==> trial 75 <==
## DataAggregator
module DataAggregator(
           clk, reset, bit1, bit2, bit3, bit4, read_index_yaxis, read_index_xaxis,
           out_data_yaxis, out_data_xaxis, finished
       );
clock: 7.2 ns
lec_check: 0
cap_margin: 20
core_margin: 2
core_utilization: 72
hold_slack_margin: -0.04
place_density: 0.64
setup_slack_margin: -0.54
slew_margin: 20
run.sh (not shown) runs the stock make flow with config.mk's settings and CLKGATE_MAP_FILE=.
==> trial 3: changes against trial 75 <==
--- a/flow/config.mk
+++ b/flow/config.mk
@@ -7,8 +7,15 @@
 export LEC_CHECK = 0
+export ABC_AREA = 1
 export CAP_MARGIN = 20
+export CELL_PAD_IN_SITES_GLOBAL_PLACEMENT = 0
+export CORE_ASPECT_RATIO = 1.16
 export CORE_MARGIN = 2
-export CORE_UTILIZATION = 72
-export HOLD_SLACK_MARGIN = -0.04
-export PLACE_DENSITY = 0.64
-export SETUP_SLACK_MARGIN = -0.54
+export CORE_UTILIZATION = 47
+export CTS_CLUSTER_DIAMETER = 50
+export CTS_CLUSTER_SIZE = 53
+export GPL_ROUTABILITY_DRIVEN = 0
+export GPL_TIMING_DRIVEN = 1
+export PLACE_DENSITY = 0.6
+export SETUP_SLACK_MARGIN = 0.03
 export SLEW_MARGIN = 20
+export TNS_END_PERCENT = 95
==> flow/constraint.sdc (replaced) <==
create_clock -name core_clock -period 8.54 [get_ports {clk}]
set_input_delay 1.7080 -clock core_clock [delete_from_list [all_inputs] [get_ports {clk}]]
set_output_delay 1.7080 -clock core_clock [all_outputs]
set_load 0.01 [all_outputs]
==> build 48: changes against trial 75 <==
==> flow/config.mk (replaced) <==
export PLATFORM = sky130hd
export DESIGN_NAME = DataAggregator
export DESIGN_NICKNAME = DataAggregator
export VERILOG_FILES = /design/flow/design.v
export SDC_FILE = /design/flow/constraint.sdc
export NUM_CORES = 4
export LEC_CHECK = 0
export ABC_AREA = 1
export CAP_MARGIN = 40
export CELL_PAD_IN_SITES_GLOBAL_PLACEMENT = 3
export CORE_ASPECT_RATIO = 1.3
export CORE_MARGIN = 2
export CORE_UTILIZATION = 26
export GPL_ROUTABILITY_DRIVEN = 1
export HOLD_SLACK_MARGIN = -0.03
export MAX_ROUTING_LAYER = met4
export PLACE_DENSITY_LB_ADDON = 0.26
export SETUP_SLACK_MARGIN = 1.28
export SLEW_MARGIN = 20
==> flow/constraint.sdc (replaced) <==
create_clock -name core_clock -period 6.86 [get_ports {clk}]
set_input_delay 1.3720 -clock core_clock [delete_from_list [all_inputs] [get_ports {clk}]]
set_output_delay 1.3720 -clock core_clock [all_outputs]
set_load 0.01 [all_outputs]
==> summary of the runs <==
- Via count: build 48 is higher than trial 75 (about 32%).
- In trial 75 the clock skew is lower than in build 48, by 0.065 ns.
- Worst hold slack: build 48 > trial 75 > trial 3.
- Against trial 75, the final cell count of build 48 is higher by 87%.

---

==> run R <==
==> flow/design.v <==
module DataAggregator(
           clk, reset, bit1, bit2, bit3, bit4, read_index_yaxis, read_index_xaxis,
           out_data_yaxis, out_data_xaxis, finished
       );
localparam MODE_WAIT_START = 0;
localparam MODE_WAIT_CHANNEL = 1;
localparam MODE_WAIT_DATA = 2;
localparam MODE_ASSIGN_DATA = 3;
input clk, reset;
input bit1, bit2, bit3, bit4;  
input [6:0] read_index_yaxis, read_index_xaxis;
output [15:0] out_data_yaxis;  
output [15:0] out_data_xaxis;  
output finished;
reg [15:0] data_yaxis [0:127];
reg [15:0] data_xaxis [0:127];
reg [15:0] bit1_data_buffer, bit2_data_buffer, bit3_data_buffer, bit4_data_buffer;
reg [3:0] bit1_data_buffer_index, bit2_data_buffer_index, bit3_data_buffer_index, bit4_data_buffer_index;
reg [4:0] data_index_yaxis1, data_index_yaxis2, data_index_yaxis3, data_index_yaxis4;
reg [4:0] data_index_xaxis1, data_index_xaxis2, data_index_xaxis3, data_index_xaxis4;
reg data_yaxis1_valid, data_yaxis2_valid, data_yaxis3_valid, data_yaxis4_valid;
reg data_xaxis1_valid, data_xaxis2_valid, data_xaxis3_valid, data_xaxis4_valid;
reg channel_bit1, channel_bit2, channel_bit3, channel_bit4;
reg [1:0] mode_bit1, mode_bit2, mode_bit3, mode_bit4;
wire data_yaxis_valid, data_xaxis_valid;
integer i;
always @(posedge clk) begin
    if (reset) begin
        for (i = 0; i < 128; i = i + 1) begin
            data_yaxis[i] <= 0;
            data_xaxis[i] <= 0;
        end
        bit1_data_buffer <= 0;
        bit2_data_buffer <= 0;
        bit3_data_buffer <= 0;
        bit4_data_buffer <= 0;
        bit1_data_buffer_index <= 0;
        bit2_data_buffer_index <= 0;
        bit3_data_buffer_index <= 0;
        bit4_data_buffer_index <= 0;
        data_index_yaxis1 <= 31;
        data_index_yaxis2 <= 31;
        data_index_yaxis3 <= 31;
        data_index_yaxis4 <= 31;
        data_index_xaxis1 <= 31;
        data_index_xaxis2 <= 31;
        data_index_xaxis3 <= 31;
        data_index_xaxis4 <= 31;
        data_yaxis1_valid <= 0;
        data_yaxis2_valid <= 0;
        data_yaxis3_valid <= 0;
        data_yaxis4_valid <= 0;
        data_xaxis1_valid <= 0;
        data_xaxis2_valid <= 0;
        data_xaxis3_valid <= 0;
        data_xaxis4_valid <= 0;
        channel_bit1 <= 0;
        channel_bit2 <= 0;
        channel_bit3 <= 0;
        channel_bit4 <= 0;
        mode_bit1 <= MODE_WAIT_START;
        mode_bit2 <= MODE_WAIT_START;
        mode_bit3 <= MODE_WAIT_START;
        mode_bit4 <= MODE_WAIT_START;
    end else begin
        if (mode_bit1 == MODE_WAIT_START) begin
            if (bit1) begin
                mode_bit1 <= MODE_WAIT_CHANNEL;
            end
        end else if (mode_bit1 == MODE_WAIT_CHANNEL) begin
            channel_bit1 <= bit1;
            mode_bit1 <= MODE_WAIT_DATA;
            bit1_data_buffer_index <= 15;
        end else if (mode_bit1 == MODE_WAIT_DATA) begin
            bit1_data_buffer[bit1_data_buffer_index] <= bit1;
            if (bit1_data_buffer_index >= 1) begin
                bit1_data_buffer_index <= bit1_data_buffer_index - 1;
            end else begin
                mode_bit1 <= MODE_ASSIGN_DATA;
            end
        end else if (mode_bit1 == MODE_ASSIGN_DATA) begin
            mode_bit1 <= MODE_WAIT_START;
            if (channel_bit1 == 0) begin  
                data_yaxis[data_index_yaxis1] <= bit1_data_buffer;
                if (data_index_yaxis1 >= 1) begin
                    data_index_yaxis1 <= data_index_yaxis1 - 1;
                    data_yaxis1_valid <= 0;
                end else begin
                    data_index_yaxis1 <= 31;
                    data_yaxis1_valid <= 1;
                end
            end else begin  
                data_yaxis[32 + data_index_yaxis2] <= bit1_data_buffer;
                if (data_index_yaxis2 >= 1) begin
                    data_index_yaxis2 <= data_index_yaxis2 - 1;
                    data_yaxis2_valid <= 0;
                end else begin
                    data_index_yaxis2 <= 31;
                    data_yaxis2_valid <= 1;
                end
            end
        end
        if (mode_bit2 == MODE_WAIT_START) begin
            if (bit2) begin
                mode_bit2 <= MODE_WAIT_CHANNEL;
            end
        end else if (mode_bit2 == MODE_WAIT_CHANNEL) begin
            channel_bit2 <= bit2;
            mode_bit2 <= MODE_WAIT_DATA;
            bit2_data_buffer_index <= 15;
        end else if (mode_bit2 == MODE_WAIT_DATA) begin
            bit2_data_buffer[bit2_data_buffer_index] <= bit2;
            if (bit2_data_buffer_index >= 1) begin
                bit2_data_buffer_index <= bit2_data_buffer_index - 1;
            end else begin
                mode_bit2 <= MODE_ASSIGN_DATA;
            end
        end else if (mode_bit2 == MODE_ASSIGN_DATA) begin
            mode_bit2 <= MODE_WAIT_START;
            if (channel_bit2 == 0) begin  
                data_yaxis[64 + data_index_yaxis3] <= bit2_data_buffer;
                if (data_index_yaxis3 >= 1) begin
                    data_index_yaxis3 <= data_index_yaxis3 - 1;
                    data_yaxis3_valid <= 0;
                end else begin
                    data_index_yaxis3 <= 31;
                    data_yaxis3_valid <= 1;
                end
            end else begin  
                data_yaxis[96 + data_index_yaxis4] <= bit2_data_buffer;
                if (data_index_yaxis4 >= 1) begin
                    data_index_yaxis4 <= data_index_yaxis4 - 1;
                    data_yaxis4_valid <= 0;
                end else begin
                    data_index_yaxis4 <= 31;
                    data_yaxis4_valid <= 1;
                end
            end
        end
        if (mode_bit3 == MODE_WAIT_START) begin
            if (bit3) begin
                mode_bit3 <= MODE_WAIT_CHANNEL;
            end
        end else if (mode_bit3 == MODE_WAIT_CHANNEL) begin
            channel_bit3 <= bit3;
            mode_bit3 <= MODE_WAIT_DATA;
            bit3_data_buffer_index <= 15;
        end else if (mode_bit3 == MODE_WAIT_DATA) begin
            bit3_data_buffer[bit3_data_buffer_index] <= bit3;
            if (bit3_data_buffer_index >= 1) begin
                bit3_data_buffer_index <= bit3_data_buffer_index - 1;
            end else begin
                mode_bit3 <= MODE_ASSIGN_DATA;
            end
        end else if (mode_bit3 == MODE_ASSIGN_DATA) begin
            mode_bit3 <= MODE_WAIT_START;
            if (channel_bit3 == 0) begin  
                data_xaxis[data_index_xaxis1] <= bit3_data_buffer;
                if (data_index_xaxis1 >= 1) begin
                    data_index_xaxis1 <= data_index_xaxis1 - 1;
                    data_xaxis1_valid <= 0;
                end else begin
                    data_index_xaxis1 <= 31;
                    data_xaxis1_valid <= 1;
                end
            end else begin  
                data_xaxis[32 + data_index_xaxis2] <= bit3_data_buffer;
                if (data_index_xaxis2 >= 1) begin
                    data_index_xaxis2 <= data_index_xaxis2 - 1;
                    data_xaxis2_valid <= 0;
                end else begin
                    data_index_xaxis2 <= 31;
                    data_xaxis2_valid <= 1;
                end
            end
        end
        if (mode_bit4 == MODE_WAIT_START) begin
            if (bit4) begin
                mode_bit4 <= MODE_WAIT_CHANNEL;
            end
        end else if (mode_bit4 == MODE_WAIT_CHANNEL) begin
            channel_bit4 <= bit4;
            mode_bit4 <= MODE_WAIT_DATA;
            bit4_data_buffer_index <= 15;
        end else if (mode_bit4 == MODE_WAIT_DATA) begin
            bit4_data_buffer[bit4_data_buffer_index] <= bit4;
            if (bit4_data_buffer_index >= 1) begin
                bit4_data_buffer_index <= bit4_data_buffer_index - 1;
            end else begin
                mode_bit4 <= MODE_ASSIGN_DATA;
            end
        end else if (mode_bit4 == MODE_ASSIGN_DATA) begin
            mode_bit4 <= MODE_WAIT_START;
            if (channel_bit4 == 0) begin  
                data_xaxis[64 + data_index_xaxis3] <= bit4_data_buffer;
                if (data_index_xaxis3 >= 1) begin
                    data_index_xaxis3 <= data_index_xaxis3 - 1;
                    data_xaxis3_valid <= 0;
                end else begin
                    data_index_xaxis3 <= 31;
                    data_xaxis3_valid <= 1;
                end
            end else begin  
                data_xaxis[96 + data_index_xaxis4] <= bit4_data_buffer;
                if (data_index_xaxis4 >= 1) begin
                    data_index_xaxis4 <= data_index_xaxis4 - 1;
                    data_xaxis4_valid <= 0;
                end else begin
                    data_index_xaxis4 <= 31;
                    data_xaxis4_valid <= 1;
                end
            end
        end
    end
end
assign out_data_yaxis = data_yaxis[read_index_yaxis];
assign out_data_xaxis = data_xaxis[read_index_xaxis];
assign data_yaxis_valid = (data_yaxis1_valid && data_yaxis2_valid && data_yaxis3_valid && data_yaxis4_valid);
assign data_xaxis_valid = (data_xaxis1_valid && data_xaxis2_valid && data_xaxis3_valid && data_xaxis4_valid);
assign finished = (data_yaxis_valid && data_xaxis_valid);
endmodule
==> flow/run.sh <==
#!/bin/bash
# the make line also repeats each setting of config.mk as NAME=value (left out here)
make -C /OpenROAD-flow-scripts/flow DESIGN_CONFIG=/design/flow/config.mk WORK_HOME=/design/flow/orfs CLKGATE_MAP_FILE= finish
==> flow/config.mk <==
export PLATFORM = sky130hd
export DESIGN_NAME = DataAggregator
export DESIGN_NICKNAME = DataAggregator
export VERILOG_FILES = /design/flow/design.v
export SDC_FILE = /design/flow/constraint.sdc
export NUM_CORES = 4
export LEC_CHECK = 0
export ABC_AREA = 1
export CAP_MARGIN = 35
export CORE_MARGIN = 2
export CORE_UTILIZATION = 72
export CTS_CLUSTER_DIAMETER = 396
export CTS_CLUSTER_SIZE = 17
export PLACE_DENSITY_LB_ADDON = 0.19
export SETUP_SLACK_MARGIN = 0.56
export SLEW_MARGIN = 20
==> flow/constraint.sdc <==
create_clock -name core_clock -period 4.47 [get_ports {clk}]
set_input_delay 0.8940 -clock core_clock [delete_from_list [all_inputs] [get_ports {clk}]]
set_output_delay 0.8940 -clock core_clock [all_outputs]
set_load 0.01 [all_outputs]
==> run B (differences from run R) <==
==> flow/config.mk (replaced) <==
export PLATFORM = sky130hd
export DESIGN_NAME = DataAggregator
export DESIGN_NICKNAME = DataAggregator
export VERILOG_FILES = /design/flow/design.v
export SDC_FILE = /design/flow/constraint.sdc
export NUM_CORES = 4
export LEC_CHECK = 0
export CAP_MARGIN = 20
export CORE_MARGIN = 2
export CORE_UTILIZATION = 72
export SETUP_SLACK_MARGIN = 1.29
export SLEW_MARGIN = 20
==> flow/constraint.sdc (replaced) <==
create_clock -name core_clock -period 5.3 [get_ports {clk}]
set_input_delay 1.0600 -clock core_clock [delete_from_list [all_inputs] [get_ports {clk}]]
set_output_delay 1.0600 -clock core_clock [all_outputs]
set_load 0.01 [all_outputs]
==> notes <==
Count of clock-buffer cells in the layout: run R is lower than run B (175). Between run B and run R, the lower clock power is in run R (gap about 14%, measured against run R). First-iteration DRC count: run R is larger than run B (about 80%). Of run R and run B, run R has the higher non-clock buffer count (gap 136). In flip-flop count, run R and run B do not differ. Of run B and run R, run R has the higher wire length (gap about 13%, measured against run R). Sequential power: run B is smaller than run R (15%). Between run B and run R, the lower total power is in run B (gap 6.7%, measured against run R). Critical path depth: run R is higher than run B (1). In run B the cell area is larger than in run R, by 2.0%.
Power is estimated from default activity; no workload was simulated.
